==> flow/design.v <==
`timescale 1ns / 1ps
module compl_mul(
   input logic clk_i, 
   input logic srst_i,
   input logic signed [17:0]data_a_i_i,   
   input logic signed [17:0]data_a_q_i,   
   input logic signed [17:0]data_b_i_i,   
   input logic signed [17:0]data_b_q_i,   
   output  logic signed  [36:0]data_i_o,    
   output  logic signed [36:0]data_q_o     
   );
   logic signed [35:0] prod_ii, prod_iq, prod_qi, prod_qq;
   assign prod_ii = data_a_i_i * data_b_i_i;
   assign prod_qq = data_a_q_i * data_b_q_i;
   assign prod_iq = data_a_i_i * data_b_q_i;
   assign prod_qi = data_a_q_i * data_b_i_i;
   always_ff@(posedge clk_i) begin
       if(srst_i)begin
           data_i_o<=0;
           data_q_o<=0;
       end
       else begin
           data_i_o<=prod_ii-prod_qq;
           data_q_o<=prod_iq+prod_qi;
       end
   end
endmodule
Settings: LEC_CHECK=0, CAP_MARGIN=20, CELL_PAD_IN_SITES_DETAIL_PLACEMENT=0, CELL_PAD_IN_SITES_GLOBAL_PLACEMENT=0, CORE_MARGIN=2, CORE_UTILIZATION=70, CTS_CLUSTER_DIAMETER=194, GPL_TIMING_DRIVEN=1, SETUP_SLACK_MARGIN=0.58, SLEW_MARGIN=20; clock period 7.72 ns.
run.sh (not shown) runs the stock make flow with config.mk's settings and CLKGATE_MAP_FILE=.
The baseline produced a layout that fails on setup timing.
Rerun with:
==> flow/config.mk (replaced) <==
export PLATFORM = sky130hd
export DESIGN_NAME = compl_mul
export DESIGN_NICKNAME = compl_mul
export VERILOG_FILES = /design/flow/design.v
export SDC_FILE = /design/flow/constraint.sdc
export NUM_CORES = 4
export LEC_CHECK = 0
export CAP_MARGIN = 20
export CORE_MARGIN = 2
export CORE_UTILIZATION = 40
export SLEW_MARGIN = 20
==> flow/constraint.sdc (replaced) <==
create_clock -name core_clock -period 11.8 [get_ports {clk_i}]
set_input_delay 2.3600 -clock core_clock [delete_from_list [all_inputs] [get_ports {clk_i}]]
set_output_delay 2.3600 -clock core_clock [all_outputs]
set_load 0.01 [all_outputs]
With this change the flow produced a clean layout.
Cell area went down by about 17%.
Routed wire length went down by about 36%.
Synthesized cell count stays the same.
Core utilization went down by 48 points.
Die size went up by about 70%.
Clock-buffer cell count went up by 2.
Hold slack improved by 0.73 ns.
Via count went down by about 23%.

---

## run A
Starts from the design.v that is shown in full above.
Settings: LEC_CHECK=0, CAP_MARGIN=20, CORE_MARGIN=2, CORE_UTILIZATION=66, SLEW_MARGIN=20; clock period 8.0 ns.
Run A finished all stages; layout check result: FAIL, due to negative setup slack.
### run A -> run B
--- a/flow/config.mk
+++ b/flow/config.mk
@@ -8 +8 @@
-export CAP_MARGIN = 20
+export CAP_MARGIN = 35
@@ -10 +10,2 @@
-export CORE_UTILIZATION = 66
+export CORE_UTILIZATION = 72
+export MAX_ROUTING_LAYER = met4
==> flow/constraint.sdc <==
create_clock -name core_clock -period 7.97 [get_ports {clk_i}]
set_input_delay 1.5940 -clock core_clock [delete_from_list [all_inputs] [get_ports {clk_i}]]
set_output_delay 1.5940 -clock core_clock [all_outputs]
set_load 0.01 [all_outputs]
==> results <==
Run B did not finish; a tool error ended it in global routing (5_1_grt). Run A -> run B: cell area after synthesis delta 0, exact match. Reported for run A and run B, share of synthesized cell area in and, or, nand and nor gates turned out identical to the last digit. Total setup buffers inserted after CTS ends up lower on run A. Going from run A to run B, area of the placeable core down about 8%; synthesized cell count about even. Relative to run A, the floorplan die area of run B is lower by about 8%. On post-place setup slack: run B sits above run A.
## Diff of input files: run C against run B
--- a/flow/config.mk
+++ b/flow/config.mk
@@ -8 +8 @@
-export CAP_MARGIN = 35
+export CAP_MARGIN = 20
@@ -10,2 +10,2 @@
-export CORE_UTILIZATION = 72
-export MAX_ROUTING_LAYER = met4
+export CORE_UTILIZATION = 70
+export CTS_CLUSTER_SIZE = 37
==> flow/constraint.sdc <==
create_clock -name core_clock -period 7.28 [get_ports {clk_i}]
set_input_delay 1.4560 -clock core_clock [delete_from_list [all_inputs] [get_ports {clk_i}]]
set_output_delay 1.4560 -clock core_clock [all_outputs]
set_load 0.01 [all_outputs]
==> results <==
Run C: all stages done; final checks FAILED (negative setup slack).
Measured against each other, run B and run C differ in share of the core filled by cells before placement, the lower figure coming from run C.
Compared with run B, run C shows half-perimeter wire length after placement that has gone up by more than 10%.
Taking run B as the reference, in run C post-cts sizing count up 163, post-place setup slack decreased by 710 ps relative to the old numbers.

---

oak:
Starts from the design.v that is shown in full above.
==> flow/config.mk <==
export PLATFORM = sky130hd
export DESIGN_NAME = compl_mul
export DESIGN_NICKNAME = compl_mul
export VERILOG_FILES = /design/flow/design.v
export SDC_FILE = /design/flow/constraint.sdc
export NUM_CORES = 4
export LEC_CHECK = 0
export CAP_MARGIN = 40
export CELL_PAD_IN_SITES_DETAIL_PLACEMENT = 2
export CORE_ASPECT_RATIO = 0.63
export CORE_MARGIN = 8
export CORE_UTILIZATION = 47
export CTS_CLUSTER_SIZE = 59
export GPL_ROUTABILITY_DRIVEN = 0
export GPL_TIMING_DRIVEN = 0
export MAX_ROUTING_LAYER = met4
export PLACE_DENSITY_LB_ADDON = 0.13
export SETUP_SLACK_MARGIN = 3.98
export SLEW_MARGIN = 20
==> flow/constraint.sdc <==
create_clock -name core_clock -period 16.0 [get_ports {clk_i}]
set_input_delay 3.2000 -clock core_clock [delete_from_list [all_inputs] [get_ports {clk_i}]]
set_output_delay 3.2000 -clock core_clock [all_outputs]
set_load 0.01 [all_outputs]
Status: oak FAILED at global routing (5_1_grt) (tool error)
The following lists how pine was set up differently from oak:
- a change of CORE_MARGIN from 8 to 2
- a deleted PLACE_DENSITY_LB_ADDON that had been 0.13
- a deleted CTS_CLUSTER_SIZE that had been 59
- a deleted CORE_ASPECT_RATIO that had been 0.63
- a deleted MAX_ROUTING_LAYER that had been met4
- a deleted CELL_PAD_IN_SITES_DETAIL_PLACEMENT that had been 2
## What came out
- pine did not stop at any stage, and its layout met the timing, design-rule and antenna checks.
- pine ends up with lower die size than oak does.
- pine -> oak: clock sink count delta 0, exact match
- Measured against oak, the die boundary width of pine comes out at 0.77 times the reference value.
- pine vs oak — placeable core area dropped slightly
Inputs modified between pine and birch:
- GPL_TIMING_DRIVEN: 0 -> unset
- ABC_AREA: unset -> 0
- TNS_END_PERCENT: unset -> 20
- GPL_ROUTABILITY_DRIVEN: 0 -> unset
- CORE_UTILIZATION: 47 -> 50
- CTS_CLUSTER_DIAMETER: unset -> 75
- CORE_ASPECT_RATIO: unset -> 1.27
- CTS_CLUSTER_SIZE: unset -> 31
- SETUP_SLACK_MARGIN: 3.98 -> unset
- CAP_MARGIN: 40 -> 20
- CELL_PAD_IN_SITES_GLOBAL_PLACEMENT: unset -> 1
[summary]
Delta (birch minus pine): finished layout cell area went down by 3.4%; worst path setup slack after routing went up by 0.49 ns.

---

RTL: the design.v shown in full above, as it stands there.
Settings: LEC_CHECK=0, CAP_MARGIN=20, CELL_PAD_IN_SITES_DETAIL_PLACEMENT=0, CELL_PAD_IN_SITES_GLOBAL_PLACEMENT=0, CORE_MARGIN=2, CORE_UTILIZATION=72, CTS_CLUSTER_DIAMETER=194, GPL_TIMING_DRIVEN=1, SETUP_SLACK_MARGIN=-0.38, SLEW_MARGIN=20; clock period 7.72 ns.
The baseline ran to the end with violations: setup timing.
Edit:
- CORE_UTILIZATION: 72 -> 65
- CTS_CLUSTER_SIZE: not set -> 54
- SETUP_SLACK_MARGIN: -0.38 -> 0.58
- clock period: 7.72 -> 7.94 ns (I/O delays scaled with it)
After rerunning:
- The new run finished with setup timing left
- via count stays flat
- worst setup slack gets better by 0.24 ns
- area after synthesis is unchanged
- first-iteration DRC count is higher by about 4%
- non-clock buffer count is higher by 193
- wire length is higher by 7.5%
- cell area is higher by 5.5%
- utilization is lower by 4.1 points
Edit:
- CAP_MARGIN: 20 -> 30
- CORE_UTILIZATION: 65 -> 72
- CTS_CLUSTER_DIAMETER: 194 -> 363
- CTS_CLUSTER_SIZE: 54 -> 37
- MAX_ROUTING_LAYER: not set -> met4
Effect: The new run never finished: it broke off in global routing (5_1_grt) with GRT-0232. Die area is lower by roughly a tenth. Area after synthesis does not change. Synthesized cell count is unchanged.

---

Setup of JK:
Starts from the design.v that is shown in full above.
export LEC_CHECK = 0
export ABC_AREA = 1
export CAP_MARGIN = 20
export CORE_MARGIN = 2
export CORE_UTILIZATION = 44
export SLEW_MARGIN = 20
create_clock -name core_clock -period 9.57 [get_ports {clk_i}]
JK: PASS, flow complete, no timing, DRC or antenna violations
Edits applied to the flow inputs when going from JK to MS:
- CTS_CLUSTER_DIAMETER: unset -> 385
- SETUP_SLACK_MARGIN: unset -> 2.26
- CTS_CLUSTER_SIZE: unset -> 99
- PLACE_DENSITY: unset -> 0.42
- CORE_UTILIZATION: 44 -> 60
### Flow results
Taking JK as the reference, in MS total via count in the routed design rose 2,706, critical path depth fell 1.
> inputs changed (MS -> AL)
- changing CORE_UTILIZATION from 60 to 54
- removing SETUP_SLACK_MARGIN (formerly 2.26)
- removing PLACE_DENSITY (formerly 0.42)
Findings:
Status | AL and MS | clean
Taking MS as the reference, in AL height of the chip shows an increase of 16 um; share of the cycle needed by the critical path after routing moved up; number of tap cells added at floorplan rose by about 10%.
data_a_q_i[17] as the launch point of the critical path was reported by MS, and data_b_q_i[17] by AL.
Edits applied to the flow inputs when going from AL to TR:
- ABC_AREA no longer set, was 1
- CORE_UTILIZATION now 66, was 54
- SETUP_SLACK_MARGIN now 2.84, previously not set
- CTS_CLUSTER_SIZE no longer set, was 99
- CTS_CLUSTER_DIAMETER no longer set, was 385
- the clock period (ns, I/O delays scaled along) now 11.1, was 9.57
==> comparison <==
TR has wire length above what AL had.
The weighted congestion at the end of routability-driven global placement of TR exceeds that of AL by 0.030.
Run comparison: AL start point of the critical path data_b_q_i[17]; TR start point of the critical path data_b_i_i[5]
Compared with AL, in TR HPWL after detailed placement lower.
Changes observed in TR relative to AL: global routing usage on met1 increased 5.9 points; chip area from the yosys synthesis statistics decreased about 4.4%; final cell count without fillers decreased 14%; global-route total usage across every layer increased 11 points.
Number of global-route vias before repair, TR and AL: lower on TR
TR: proportion of cell area occupied by registers 0.15 points below AL
[diff] setup slack, TR relative to AL: improvement

---

// compl_mul: RTL as listed in full above, without the edits since
make LEC_CHECK=0 ABC_AREA=0 CAP_MARGIN=20 CELL_PAD_IN_SITES_GLOBAL_PLACEMENT=1 CORE_ASPECT_RATIO=1.27 CORE_MARGIN=2 CORE_UTILIZATION=48 CTS_CLUSTER_DIAMETER=52 CTS_CLUSTER_SIZE=48 SLEW_MARGIN=20 TNS_END_PERCENT=20 finish   # period 16.0 ns
The baseline completed with no timing, DRC or antenna violations.
Next try:
Settings changed: ABC_AREA 0 to unset, CELL_PAD_IN_SITES_GLOBAL_PLACEMENT 1 to unset, CORE_ASPECT_RATIO 1.27 to unset, CORE_UTILIZATION 48 to 25, CTS_CLUSTER_DIAMETER 52 to unset, CTS_CLUSTER_SIZE 48 to unset, TNS_END_PERCENT 20 to unset.
Clock period 16.0 ns to 11.8 ns, I/O delays scaled along.
Outcome: The new run completed with no timing, DRC or antenna violations. Synthesized area is unchanged. Clock-buffer cell count went up by 1. Hold slack got worse by 0.72 ns.
Next try:
Settings changed: CORE_UTILIZATION 25 to 72, MAX_ROUTING_LAYER set to met4, PLACE_DENSITY_LB_ADDON set to 0.25.
Clock period 11.8 ns to 7.97 ns, I/O delays scaled along.
Outcome:
- The new run never finished: it broke off in global routing
- die area goes down by 65%
- area after synthesis is unchanged
- synthesized cell count is unchanged

---

job 4092:
RTL: the design.v shown in full above, as it stands there.
Settings: LEC_CHECK=0, CAP_MARGIN=20, CORE_MARGIN=2, CORE_UTILIZATION=72, CTS_CLUSTER_SIZE=31, PLACE_DENSITY=0.64, SETUP_SLACK_MARGIN=2.84, SLEW_MARGIN=20; clock period 11.1 ns.
Job 4092 has completed all stages; timing, DRC and antenna checks passed.
## Diff of input files: job 184 against job 4092
Settings: changing PLACE_DENSITY from 0.64 to 0.67; removing SETUP_SLACK_MARGIN (formerly 2.84); changing CAP_MARGIN from 20 to 30; changing CTS_CLUSTER_SIZE from 31 to 37; setting MAX_ROUTING_LAYER to met4 for the first time; changing the clock period (ns, I/O delays scaled along) from 11.1 to 8.0.
### Flow results
The log for job 184 ends in 5_1_grt with error ODB-0269, so the run never completed.
Diff job 4092..job 184 | post-synthesis compound-gate area fraction | unchanged
Comparing job 184 and job 4092, routability congestion estimate is higher on job 4092.
Against job 4092, half-perimeter wire length of the detailed placement result in job 184 fell by a little under 10%.
> inputs changed (job 184 -> job 6941)
Settings: CORE_UTILIZATION: 72 -> 70; CAP_MARGIN: 30 -> 15; PLACE_DENSITY: 0.67 -> unset; the clock period (ns, I/O delays scaled along): 8.0 -> 7.4.
==> comparison <==
For job 6941, the flow was terminated by a tool error in 5_1_grt and produced no final design. Between job 184 and job 6941, the difference in post-synth area from yosys stat is negligible. From job 6941 to job 184, adder and majority cell fraction of the synthesized area did not move at all. Going from job 184 to job 6941, die area grew by 2100 um2, row count grew by 1, area inside the core boundary grew by 2.4%.
### job 6941 -> job 4671
Settings: setting HOLD_SLACK_MARGIN to 0.29 for the first time; removing MAX_ROUTING_LAYER (formerly met4); setting CTS_CLUSTER_DIAMETER to 332 for the first time; changing CAP_MARGIN from 15 to 20; changing the clock period (ns, I/O delays scaled along) from 7.4 to 7.28.
[summary]
In job 4671 the implementation completed, yet the final layout does not meet the checks, the culprit being setup timing.
Job 4671 -> job 6941: yosys stat cell total delta 0, exact match
Cell area after placement: job 4671 vs job 6941 up about 0.7%
From job 4671 to job 6941, number of enable-type register cells in the synthesized netlist did not move at all.
Buffers inserted during post-CTS setup optimization for job 4671: 30 down relative to job 6941
Chip area estimate from yosys synthesis: job 6941 vs job 4671 identical
Diff job 4671 and job 6941: final weighted congestion in routability-driven placement lower in job 4671
Compared with job 6941, in job 4671 setup slack at placement went up 0.29 ns, number of unique standard cell types used by synthesis held.

---

Setup of run 1:
Starts from the design.v that is shown in full above.
Settings: LEC_CHECK=0, CAP_MARGIN=20, CORE_MARGIN=2, CORE_UTILIZATION=70, CTS_CLUSTER_SIZE=37, MAX_ROUTING_LAYER=met4, SLEW_MARGIN=20; clock period 8.0 ns.
The final report for run 1 shows a completed flow and a layout that fails verification, specifically negative setup slack.
### run 1 -> run 2
- MAX_ROUTING_LAYER removed (was met4)
- CTS_CLUSTER_SIZE removed (was 37)
- CORE_UTILIZATION changed from 70 to 40
- the clock period (ns, I/O delays scaled along) changed from 8.0 to 16.0
## What came out
Run 1 and run 2: one clean run, run 2; the rest did not finish clean.
Run 1 completed end to end; final checks failed (negative setup slack).
Compared with run 1, run 2 shows a global-route usage that is 27 points lower.
Diff run 2..run 1 | post-cts hold buffer count | unchanged
On detailed-route via count, the higher figure sits with run 1, not run 2.
Summary of the comparison: total iterations of the first detailed-routing run is lower in run 2, relative to run 1.
Comparing area growth from synthesis to layout for run 1 and run 2, the smaller number came from run 2.
[compare] base=run 1 new=run 2: cell area -0.0096 mm2, worst path required time up 8.05 ns.
The inputs of run 3 differ from those of run 2 as listed below.
- an added CELL_PAD_IN_SITES_GLOBAL_PLACEMENT of 1
- an added ABC_AREA of 0
- an added TNS_END_PERCENT of 20
- an added PLACE_DENSITY of 0.53
- an added CORE_ASPECT_RATIO of 0.5
- an added CTS_CLUSTER_DIAMETER of 377
- a change of CORE_MARGIN from 2 to 8
- a change of CORE_UTILIZATION from 40 to 60
- an added CTS_CLUSTER_SIZE of 97
Results
Run 3 | stages: all done | timing, DRC, antenna: all pass. Run comparison: run 3 highest metal layer with signal wires met4; run 2 highest metal layer with signal wires met5. data_i_o[32]$_SDFF_PP0_ as the end point of the critical path was reported by run 3, and data_i_o[35]$_SDFF_PP0_ by run 2. Worst hold slack for run 3: 0.035 ns up relative to run 2. Global-route usage: higher on run 3. data_b_q_i[1] as the start point of the critical path was reported by run 2, and data_b_i_i[17] by run 3. In run 3, global-route wire length before repair is higher than in run 2. Detailed-route wire length (higher): run 3. Largest driver fanout on the critical path: run 3 higher than run 2.
Relative to run 3, the following input files were edited for run 4:
- setting CELL_PAD_IN_SITES_DETAIL_PLACEMENT to 2 for the first time
- removing CELL_PAD_IN_SITES_GLOBAL_PLACEMENT (formerly 1)
- removing CTS_CLUSTER_DIAMETER (formerly 377)
- removing TNS_END_PERCENT (formerly 20)
- setting GPL_ROUTABILITY_DRIVEN to 0 for the first time
- removing ABC_AREA (formerly 0)
- setting PLACE_DENSITY_LB_ADDON to 0.13 for the first time
- changing CTS_CLUSTER_SIZE from 97 to 59
- removing PLACE_DENSITY (formerly 0.53)
- changing CORE_ASPECT_RATIO from 0.5 to 0.63
- setting MAX_ROUTING_LAYER to met4 for the first time
- setting MIN_ROUTING_LAYER to met2 for the first time
- setting SETUP_SLACK_MARGIN to 3.98 for the first time
- setting GPL_TIMING_DRIVEN to 1 for the first time
- changing CAP_MARGIN from 20 to 40
- changing CORE_UTILIZATION from 60 to 47
Notes after the runs:
- As the logs show, run 4 stopped at 5_1_grt after a tool error, so it never reached the end of the flow.
- Run 3 went all the way through synthesis, placement and routing and the layout is clean on timing, DRC and antenna.
- Run 4 and run 3 ended up with nearly the same net count after synthesis.
- Between run 3 and run 4, the flow reports placed cell count increasing by a few percent.
- Post-cts gate resize count ends up lower on run 3.
- Diff run 4..run 3 | number of buffers inserted during clock tree synthesis | unchanged
- Between run 3 and run 4, die boundary height increased.
- [compare] base=run 3 new=run 4: pre-CTS worst setup slack went down, placement-stage cell area went up.
